oak:
## lascon_top
module lascon_top #(
    parameter int LASCON_VARIANT = 0
)(
    input  logic                                clk,
    input  logic                                rst,
    input  logic [2:0]                          mode_i,      
    input  logic [31:0]                         xof_len_i,   
    input  logic                                start_i,     
    input  logic                                abort_i,     
    output logic                                busy_o,      
    output logic                                done_o,      
    output logic                                tag_fail_o,  
    input  logic [63:0]                         s_axis_tdata,   
    input  logic [7:0]                          s_axis_tkeep,   
    input  logic [3:0]                          s_axis_tuser,   
    input  logic                                s_axis_tlast,   
    input  logic                                s_axis_tvalid,  
    output logic                                s_axis_tready,  
  ...
clock: 6.48 ns
lec_check: 0
cap_margin: 20
core_margin: 2
core_utilization: 72
cts_cluster_diameter: 199
cts_cluster_size: 35
place_density: 0.81
slew_margin: 20
run.sh (not shown) runs the stock make flow with config.mk's settings and CLKGATE_MAP_FILE=.
As the logs show, oak stopped at global routing after a tool error, so it never reached the end of the flow.
#### Input delta (pine over oak)
Settings: CTS_CLUSTER_DIAMETER now 191, was 199.
## What came out
As for a clean layout from pine and oak, there is none. Stage in which a tool error killed pine: global routing. oak: aborted in global routing (tool error). pine against oak: top-level port count neither gained nor lost much, number of hold buffers added after CTS shows no meaningful change, number of gates resized after CTS closely matched the old numbers, total die size was more or less identical, post-placement worst setup slack ~0 delta.
Edits applied to the flow inputs when going from pine to birch:
Settings: CORE_UTILIZATION changed from 72 to 40; CTS_CLUSTER_DIAMETER removed (was 191); PLACE_DENSITY removed (was 0.81); CTS_CLUSTER_SIZE removed (was 35); SETUP_SLACK_MARGIN newly set to 0.3; the clock period (ns, I/O delays scaled along) changed from 6.48 to 9.86.
Findings:
- Of pine and birch, only birch finishes the flow clean.
- pine: it failed with a tool error in global routing, so there are no final results.
- Post-placement worst setup slack: birch better than pine
- On initial cell density of the core, the higher figure sits with pine, not birch.
- As far as synthesized instance count goes, pine and birch are indistinguishable; the numbers are identical.
- Instance area after placement in birch is 2.0% lower than in pine
- Measured against each other, birch and pine differ in area enclosed by the die boundary, the lower figure coming from pine.
- Taking pine as the reference, in birch maximum number of buffers from clock root to sink level, count of H-tree levels built during CTS moved up, number of clock buffers inserted by TritonCTS moved up.
- Placeable core region up about 80% in birch wrt pine
- Die height (pine / birch): 0.75
- Number of cells in the design after placement, birch and pine: larger value in birch

---

Starting RTL as in the previous note.
==> flow/config.mk <==
export PLATFORM = sky130hd
export DESIGN_NAME = lascon_top
export DESIGN_NICKNAME = lascon_top
export VERILOG_FILES = /design/flow/design.v
export SDC_FILE = /design/flow/constraint.sdc
export NUM_CORES = 4
export LEC_CHECK = 0
export CAP_MARGIN = 20
export CORE_MARGIN = 2
export CORE_UTILIZATION = 68
export CTS_CLUSTER_DIAMETER = 352
export CTS_CLUSTER_SIZE = 35
export SETUP_SLACK_MARGIN = 0.3
export SLEW_MARGIN = 20
==> flow/constraint.sdc <==
create_clock -name core_clock -period 5.51 [get_ports {clk}]
set_input_delay 1.1020 -clock core_clock [delete_from_list [all_inputs] [get_ports {clk}]]
set_output_delay 1.1020 -clock core_clock [all_outputs]
set_load 0.01 [all_outputs]
The baseline ended with an error in global routing on GRT-0116.
Change:
CORE_UTILIZATION = 57   (was 68)
CTS_CLUSTER_DIAMETER = unset   (was 352)
CTS_CLUSTER_SIZE = unset   (was 35)
clock period = 4.49 ns   (was 5.51 ns; I/O delays follow)
Effect:
- The new run ended with an error in global routing with GRT-0232
- synthesized area stays the same
- die size is higher by 19%
- synthesized cell count is unchanged
Change:
CORE_UTILIZATION = 16   (was 57)
clock period = 6.76 ns   (was 4.49 ns; I/O delays follow)
Outcome: The changed run passed the timing, design-rule and antenna checks; die area went up to 3.5 times its value; synthesized cell count is unchanged; synthesized area is unchanged.
Change:
CORE_UTILIZATION = 40   (was 16)
clock period = 7.0 ns   (was 6.76 ns; I/O delays follow)
Outcome:
- total power drops by 6.0%
- final cell count is lower by 25%
- area after synthesis does not change
Change:
CORE_UTILIZATION = 68   (was 40)
CTS_CLUSTER_SIZE = 35   (was unset)
SETUP_SLACK_MARGIN = unset   (was 0.3)
clock period = 6.02 ns   (was 7.0 ns; I/O delays follow)
=>
- With this change the flow ended with an error in global routing (GRT-0116)
- area after synthesis stays the same
- synthesized cell count is unchanged
- die area went down by 41%

---

Setup of run A:
Starting RTL as in the previous note.
Design lascon_top, start of the top module:
module lascon_top #(
    parameter int LASCON_VARIANT = 0
)(
    input  logic                                clk,
    input  logic                                rst,
    input  logic [2:0]                          mode_i,      
    input  logic [31:0]                         xof_len_i,   
    input  logic                                start_i,     
    input  logic                                abort_i,     
    output logic                                busy_o,      
    output logic                                done_o,      
    output logic                                tag_fail_o,  
    input  logic [63:0]                         s_axis_tdata,   
    input  logic [7:0]                          s_axis_tkeep,   
    input  logic [3:0]                          s_axis_tuser,   
    input  logic                                s_axis_tlast,   
    input  logic                                s_axis_tvalid,  
    output logic                                s_axis_tready,  
    output logic [63:0]                         m_axis_tdata,   
    output logic [7:0]                          m_axis_tkeep,   
    output logic [3:0]                          m_axis_tuser,   
    output logic                                m_axis_tlast,   
    output logic                                m_axis_tvalid,  
    input  logic                                m_axis_tready   
);
    logic           is_aead_mode;
    assign is_aead_mode = (mode_i == lascon_pkg::MODE_AEAD_ENC) || (mode_i == lascon_pkg::MODE_AEAD_DEC);
    logic           core_start_perm_i;
    logic           core_round_config_i;
    logic   [2:0]   core_word_sel_i;
    lascon_pkg::ascon_word_t    core_data_i;
    logic           core_write_en_i;
    lascon_pkg::ascon_word_t    core_data_o;
    logic           core_ready_o;
    lascon_pkg::data_sel_t      core_in_data_sel;
    logic           aead_write_en, hash_write_en;
    logic [2:0]     aead_word_sel, hash_word_sel;
    logic           aead_start_perm, hash_start_perm;
    logic           aead_round_config, hash_round_config;
    lascon_pkg::ascon_word_t    aead_data_o, hash_data_o;
  ...
==> flow/config.mk <==
export PLATFORM = sky130hd
export DESIGN_NAME = lascon_top
export DESIGN_NICKNAME = lascon_top
export VERILOG_FILES = /design/flow/design.v
export SDC_FILE = /design/flow/constraint.sdc
export NUM_CORES = 4
export LEC_CHECK = 0
export CAP_MARGIN = 20
export CORE_MARGIN = 2
export CORE_UTILIZATION = 58
export HOLD_SLACK_MARGIN = -0.08
export MAX_ROUTING_LAYER = met4
export SETUP_SLACK_MARGIN = 1.39
export SLEW_MARGIN = 20
==> flow/constraint.sdc <==
create_clock -name core_clock -period 5.35 [get_ports {clk}]
set_input_delay 1.0700 -clock core_clock [delete_from_list [all_inputs] [get_ports {clk}]]
set_output_delay 1.0700 -clock core_clock [all_outputs]
set_load 0.01 [all_outputs]
Run status, run A: aborted in global routing (5_1_grt), error GRT-0116
[inputs] run B vs run A
Settings: swapping 1.39 for 0.3 in SETUP_SLACK_MARGIN; clearing MAX_ROUTING_LAYER, which used to be met4; swapping 58 for 43 in CORE_UTILIZATION; clearing HOLD_SLACK_MARGIN, which used to be -0.08; swapping 5.35 for 4.35 in the clock period (ns, I/O delays scaled along).
==> comparison <==
The layout from run B, despite a flow that completed every stage, fails the layout checks, with the failing checks listed as negative setup slack.
Taking run A as the reference, in run B post-cts resize count went down; post-CTS setup repair buffer count went down; cell area after technology mapping did not really move.
Diff run A -> run B: pre-CTS worst setup slack went down; total half-perimeter wirelength after legalization and detailed placement moved up; instance tally after logic synthesis ~0 delta; die span in y now sits higher; placeable core region went up by 30000 um^2.
Summary of run B over run A: pre-placement core utilization -16 points; count of placed standard cells including taps higher.
diff inputs: run B => run C
Settings: a change of CORE_UTILIZATION from 43 to 63; an added CTS_CLUSTER_SIZE of 35; an added CTS_CLUSTER_DIAMETER of 358; a change of the clock period (ns, I/O delays scaled along) from 4.35 to 5.51.
### Flow results
- Although run B finished all stages, its layout failed final checks on negative setup slack.
- As the logs show, run C stopped at global routing (5_1_grt) after a tool error, so it never reached the end of the flow.
- Comparing run B and run C, the lower chip area is on run C.
- Re synthesized cell count: no difference whatsoever between run C and run B.
- Taking run C as 1.0, run B lands at 1.17 on final HPWL from detailed placement.
- Reported for run B and run C, mean cell area of the mapped netlist turned out identical to the last digit.
- On area inside the core boundary, run B loses to run C.
- Diff run B -> run C: standard cell area after detailed placement decreased by 4700 um^2 relative to the old numbers; chip height decreased by 59 um relative to the old numbers; total placed cells including tap cells decreased by 754 relative to the old numbers.
- Of run C and run B, it is run C that has the lower horizontal die dimension.
For run D, these inputs were changed with respect to run C:
Settings: changing SETUP_SLACK_MARGIN from 0.3 to 1.5; changing CTS_CLUSTER_DIAMETER from 358 to 25; changing the clock period (ns, I/O delays scaled along) from 5.51 to 5.04.
Notes after the runs:
- Flow for run D halted at global routing (5_1_grt), error code GRT-0116.
- Run D vs. run C: placeable core region closely matched the old numbers, width of the die closely matched the old numbers, post-CTS setup buffer count increased by 35 relative to the old numbers, number of placed instances with taps included closely matched the old numbers.
- Re cell area after synthesis: no difference whatsoever between run C and run D.
- On number of buffers on the longest clock path, run C and run D are neck and neck.
- Going from run C to run D, final estimated routing congestion in global placement has decreased, number of clock buffers inserted by TritonCTS has increased, pre-CTS worst setup slack has decreased.
- Reported for run C and run D, synthesized cell count turned out identical to the last digit.
diff inputs: run D => run E
Settings: CORE_UTILIZATION: 63 -> 40; SETUP_SLACK_MARGIN: 1.5 -> 0.3; CTS_CLUSTER_DIAMETER: 25 -> unset; CTS_CLUSTER_SIZE: 35 -> unset; the clock period (ns, I/O delays scaled along): 5.04 -> 6.76.
==> results <==
- Run E vs run D: number of setup buffers added after CTS down
- Higher cell resize tally after clock tree synthesis was reported by run D, not run E.
- Between run D and run E, die area increased.
- Compared with run D, run E shows a worst setup slack after placement that is 0.76 ns higher.
- Looking at vertical extent of the die across run D and run E, the one that comes out higher is run E.
- Having completed the whole flow, run E delivered a layout that passed the timing, design-rule and antenna checks.
Here is what was changed in the inputs of run F compared with run E.
Settings: CORE_UTILIZATION now 68, was 40; MAX_ROUTING_LAYER now met4, previously not set; CTS_CLUSTER_SIZE now 47, previously not set; the clock period (ns, I/O delays scaled along) now 6.31, was 6.76.
==> results <==
Status(run F) = ERROR, stage = global routing (5_1_grt)
Of run F and run E, the run reporting the lower post-placement cell count was run F.
Number of gates resized after CTS (run F vs. run E) decreases by a little under 10%
Of run F and run E, the run reporting the higher number of buffers inserted to repair setup after CTS was run E.
Diff run E..run F | post-synthesis cell area | unchanged
Weighted congestion reported at the end of routability-driven placement was lower in the run labelled run E.
Placement-stage worst setup slack: run F worse than run E
[run F vs run E] area of the die: lower in run F
No activity file was given, so power comes from the tool's default toggle rates.
